==> build 76: inputs <==
==> flow/design.v <==
package params_pkg;
  parameter int COEFF_WIDTH    = 16;  
  parameter int DATA_WIDTH     = 12;  
  parameter int OUTPUT_WIDTH   = 16;  
  parameter int PIPELINE_DEPTH = 5;   
  parameter int NUM_TAPS       = 16;  
  parameter int INPUT_FRAC     = 11;  
  parameter int COEFF_FRAC     = 14;  
  parameter int OUTPUT_FRAC    = 14;  
  parameter int ACC_WIDTH      = 32;  
  localparam int PROD_WIDTH = DATA_WIDTH + COEFF_WIDTH;  
  localparam int SHIFT_RIGHT = (INPUT_FRAC + COEFF_FRAC) - OUTPUT_FRAC;  
  typedef logic signed [DATA_WIDTH-1:0]    in_t;
  typedef logic signed [COEFF_WIDTH-1:0]  coeff_t;
  typedef logic signed [PROD_WIDTH-1:0]   prod_t;
  typedef logic signed [ACC_WIDTH-1:0]    acc_t;
  typedef logic signed [OUTPUT_WIDTH-1:0] out_t;
  localparam logic [NUM_TAPS*COEFF_WIDTH-1:0] COEFF_ROM = {
    -16'sd28,
    -16'sd1014,
    -16'sd1589,
    -16'sd1638,
    -16'sd1153,
    -16'sd261,
    16'sd790,
    16'sd1710,
    16'sd2177,
    16'sd2110,
    16'sd1594,
    16'sd845,
    16'sd184,
    -16'sd179,
    -16'sd226,
    -16'sd116
  };
endpackage
import params_pkg::*;
module algorithm_core (
  input  logic                 clk,
  input  logic                 rst_n,
  input  logic                 s_valid,
  output logic                 s_ready,
  input  params_pkg::in_t      s_data,
  output logic                 m_valid,
  input  logic                 m_ready,
  output params_pkg::out_t     m_data
);
  assign s_ready = 1'b1;
  logic signed [DATA_WIDTH-1:0] samples [0:NUM_TAPS-1];
  logic valid_pipe [0:PIPELINE_DEPTH];
  logic signed [PROD_WIDTH-1:0] prods_comb [0:NUM_TAPS-1];
  params_pkg::acc_t prod_ext_comb [0:NUM_TAPS-1];
  params_pkg::acc_t stage_prod_reg   [0:NUM_TAPS-1];  
  params_pkg::acc_t stage_sum8_reg   [0:8-1];        
  params_pkg::acc_t stage_sum4_reg   [0:4-1];        
  params_pkg::acc_t stage_sum2_reg   [0:2-1];        
  params_pkg::acc_t stage_final_reg;                 
  genvar i;
  generate
    for (i = 0; i < NUM_TAPS; i++) begin : PROD_COMB
      always_comb begin
        prods_comb[i] = $signed(samples[i]) * $signed(COEFF_ROM[i*COEFF_WIDTH +: COEFF_WIDTH]);
        prod_ext_comb[i] = $signed({{(ACC_WIDTH-PROD_WIDTH){prods_comb[i][PROD_WIDTH-1]}}, prods_comb[i]});
      end
    end
  endgenerate
  integer idx;
  always_ff @(posedge clk or negedge rst_n) begin
    if (!rst_n) begin
      for (idx = 0; idx < NUM_TAPS; idx = idx + 1) begin
        samples[idx] <= '0;
      end
      for (idx = 0; idx <= PIPELINE_DEPTH; idx = idx + 1) begin
        valid_pipe[idx] <= 1'b0;
      end
      for (idx = 0; idx < NUM_TAPS; idx = idx + 1) begin
        stage_prod_reg[idx] <= '0;
      end
      for (idx = 0; idx < 8; idx = idx + 1) begin
        stage_sum8_reg[idx] <= '0;
      end
      for (idx = 0; idx < 4; idx = idx + 1) begin
        stage_sum4_reg[idx] <= '0;
      end
      for (idx = 0; idx < 2; idx = idx + 1) begin
        stage_sum2_reg[idx] <= '0;
      end
      stage_final_reg <= '0;
    end else begin
      if (s_valid && s_ready) begin
        for (idx = NUM_TAPS-1; idx >= 1; idx = idx - 1) begin
          samples[idx] <= samples[idx-1];
        end
        samples[0] <= s_data;
      end
      valid_pipe[0] <= s_valid & s_ready;
      for (idx = 0; idx < PIPELINE_DEPTH; idx = idx + 1) begin
        valid_pipe[idx+1] <= valid_pipe[idx];
      end
      for (idx = 0; idx < NUM_TAPS; idx = idx + 1) begin
        stage_prod_reg[idx] <= prod_ext_comb[idx];
      end
      for (idx = 0; idx < 8; idx = idx + 1) begin
        stage_sum8_reg[idx] <= stage_prod_reg[2*idx] + stage_prod_reg[2*idx + 1];
      end
      for (idx = 0; idx < 4; idx = idx + 1) begin
        stage_sum4_reg[idx] <= stage_sum8_reg[2*idx] + stage_sum8_reg[2*idx + 1];
      end
      for (idx = 0; idx < 2; idx = idx + 1) begin
        stage_sum2_reg[idx] <= stage_sum4_reg[2*idx] + stage_sum4_reg[2*idx + 1];
      end
      stage_final_reg <= stage_sum2_reg[0] + stage_sum2_reg[1];
    end
  end
  logic signed [ACC_WIDTH-1:0] shifted_acc;
  always_comb begin
    if (SHIFT_RIGHT >= 0)
      shifted_acc = $signed(stage_final_reg) >>> SHIFT_RIGHT;
    else
      shifted_acc = $signed(stage_final_reg) <<< (-SHIFT_RIGHT);
  end
  assign m_data  = params_pkg::out_t'(shifted_acc[OUTPUT_WIDTH-1:0]);
  assign m_valid = valid_pipe[PIPELINE_DEPTH];
endmodule
import params_pkg::*;
module algorithm_top (
  input  logic                 clk,
  input  logic                 rst_n,
  input  logic                 s_valid,
  output logic                 s_ready,
  input  params_pkg::in_t      s_data,
  output logic                 m_valid,
  input  logic                 m_ready,
  output params_pkg::out_t     m_data
);
  algorithm_core u_core (
    .clk      (clk),
    .rst_n    (rst_n),
    .s_valid  (s_valid),
    .s_ready  (s_ready),
    .s_data   (s_data),
    .m_valid  (m_valid),
    .m_ready  (m_ready),
    .m_data   (m_data)
  );
endmodule
==> flow/run.sh <==
#!/bin/bash
# the make line also repeats each setting of config.mk as NAME=value (left out here)
make -C /OpenROAD-flow-scripts/flow DESIGN_CONFIG=/design/flow/config.mk WORK_HOME=/design/flow/orfs CLKGATE_MAP_FILE= finish
==> flow/config.mk <==
export PLATFORM = sky130hd
export DESIGN_NAME = algorithm_top
export DESIGN_NICKNAME = algorithm_top
export VERILOG_FILES = /design/flow/design.v
export SDC_FILE = /design/flow/constraint.sdc
export NUM_CORES = 4
export LEC_CHECK = 0
export CAP_MARGIN = 10
export CELL_PAD_IN_SITES_DETAIL_PLACEMENT = 2
export CORE_ASPECT_RATIO = 1.38
export CORE_MARGIN = 2
export CORE_UTILIZATION = 33
export CTS_CLUSTER_DIAMETER = 397
export GPL_ROUTABILITY_DRIVEN = 0
export MAX_ROUTING_LAYER = met4
export PLACE_DENSITY_LB_ADDON = 0.11
export SETUP_SLACK_MARGIN = -0.03
export SLEW_MARGIN = 15
export TNS_END_PERCENT = 40
==> flow/constraint.sdc <==
create_clock -name core_clock -period 7.65 [get_ports {clk}]
set_input_delay 1.5300 -clock core_clock [delete_from_list [all_inputs] [get_ports {clk}]]
set_output_delay 1.5300 -clock core_clock [all_outputs]
set_load 0.01 [all_outputs]
==> build 64 (differences from build 76) <==
==> flow/config.mk (replaced) <==
export PLATFORM = sky130hd
export DESIGN_NAME = algorithm_top
export DESIGN_NICKNAME = algorithm_top
export VERILOG_FILES = /design/flow/design.v
export SDC_FILE = /design/flow/constraint.sdc
export NUM_CORES = 4
export LEC_CHECK = 0
export CAP_MARGIN = 20
export CORE_MARGIN = 2
export CORE_UTILIZATION = 40
export SLEW_MARGIN = 20
==> flow/constraint.sdc (replaced) <==
create_clock -name core_clock -period 5.56 [get_ports {clk}]
set_input_delay 1.1120 -clock core_clock [delete_from_list [all_inputs] [get_ports {clk}]]
set_output_delay 1.1120 -clock core_clock [all_outputs]
set_load 0.01 [all_outputs]
==> build 49 (differences from build 76) <==
--- a/flow/config.mk
+++ b/flow/config.mk
@@ -7,4 +7,5 @@
 export LEC_CHECK = 0
+export ABC_AREA = 1
 export CAP_MARGIN = 10
-export CELL_PAD_IN_SITES_DETAIL_PLACEMENT = 2
+export CELL_PAD_IN_SITES_DETAIL_PLACEMENT = 0
 export CORE_ASPECT_RATIO = 1.38
@@ -14,4 +15,5 @@
 export GPL_ROUTABILITY_DRIVEN = 0
-export MAX_ROUTING_LAYER = met4
-export PLACE_DENSITY_LB_ADDON = 0.11
+export MAX_ROUTING_LAYER = met5
+export MIN_ROUTING_LAYER = met1
+export PLACE_DENSITY_LB_ADDON = 0.01
 export SETUP_SLACK_MARGIN = -0.03
==> build 71 (differences from build 76) <==
==> flow/config.mk (replaced) <==
export PLATFORM = sky130hd
export DESIGN_NAME = algorithm_top
export DESIGN_NICKNAME = algorithm_top
export VERILOG_FILES = /design/flow/design.v
export SDC_FILE = /design/flow/constraint.sdc
export NUM_CORES = 4
export LEC_CHECK = 0
export CAP_MARGIN = 10
export CORE_MARGIN = 2
export CORE_UTILIZATION = 72
export CTS_CLUSTER_DIAMETER = 340
export PLACE_DENSITY = 0.64
export SLEW_MARGIN = 20
==> flow/constraint.sdc (replaced) <==
create_clock -name core_clock -period 4.88 [get_ports {clk}]
set_input_delay 0.9760 -clock core_clock [delete_from_list [all_inputs] [get_ports {clk}]]
set_output_delay 0.9760 -clock core_clock [all_outputs]
set_load 0.01 [all_outputs]
==> run notes <==
fresh numbers from the pnr run: met2 routed WL 81100 um, initial antenna violation count 17, Largest stage delay, worst path 0.55 ns, adder share 0.371, outcome failed layout checks, Setup violations, final 3, syn nets 9467, XOR-XNOR Cells, Area Fraction 0.0666, Placed Cells incl. Taps 9113, Post-synth mux share 0.0115, Reg2Reg Launch Point u_core.samples[10][6]$_DFFE_PN0P_, Storage cell area 0.0228 mm^2, AO/OA Area Share 0.116, number of core rows 120, Setup crit start u_core.samples[10][6]$_DFFE_PN0P_, Worst EP arrival 5.68 ns, Die Span Y 331 um, SO Viols setup timing, Post-Place Cell Area 0.0808 mm^2, post-route worst setup slack -0.159 ns, worst reg2reg setup slack -0.16 ns
# the run above: build 71

==> run notes <==
fresh numbers from the pnr run: outcome no timing/DRC/antenna violations, met2 routed WL 124000 um, worst reg2reg setup slack 1.85 ns, Post-synth mux share 0.0115, Reg2Reg Launch Point u_core.samples[10][11]$_DFFE_PN0P_, Storage cell area 0.0227 mm^2, Setup violations, final 0, number of core rows 208, Die Span Y 572 um, adder share 0.371, post-route worst setup slack 1.85 ns, Setup crit start u_core.samples[10][11]$_DFFE_PN0P_, Post-Place Cell Area 0.0812 mm^2, XOR-XNOR Cells, Area Fraction 0.0666, syn nets 9467, Placed Cells incl. Taps 10500, Worst EP arrival 6.50 ns
# the run above: build 76

==> run notes <==
fresh numbers from the pnr run: outcome no timing/DRC/antenna violations, Post-synth mux share 0.0115, post-route worst setup slack 0.292 ns, syn nets 9467, Largest stage delay, worst path 0.55 ns, Setup crit start u_core.samples[10][8]$_DFFE_PN0P_, number of core rows 161, initial antenna violation count 7, AO/OA Area Share 0.116, Placed Cells incl. Taps 10100, met2 routed WL 80900 um, XOR-XNOR Cells, Area Fraction 0.0666
# the run above: build 64

==> run notes <==
fresh numbers from the pnr run: Placed Cells incl. Taps 14700, outcome no timing/DRC/antenna violations, post-route worst setup slack 2.56 ns, XOR-XNOR Cells, Area Fraction 0.0417, adder share 0.324, initial antenna violation count 20, worst reg2reg setup slack 2.56 ns, Storage cell area 0.0227 mm^2, Reg2Reg Launch Point u_core.samples[10][11]$_DFFE_PN0P_, AO/OA Area Share 0.0606, syn nets 13200, Setup crit start u_core.samples[10][11]$_DFFE_PN0P_, number of core rows 223, Die Span Y 611 um
# the run above: build 49

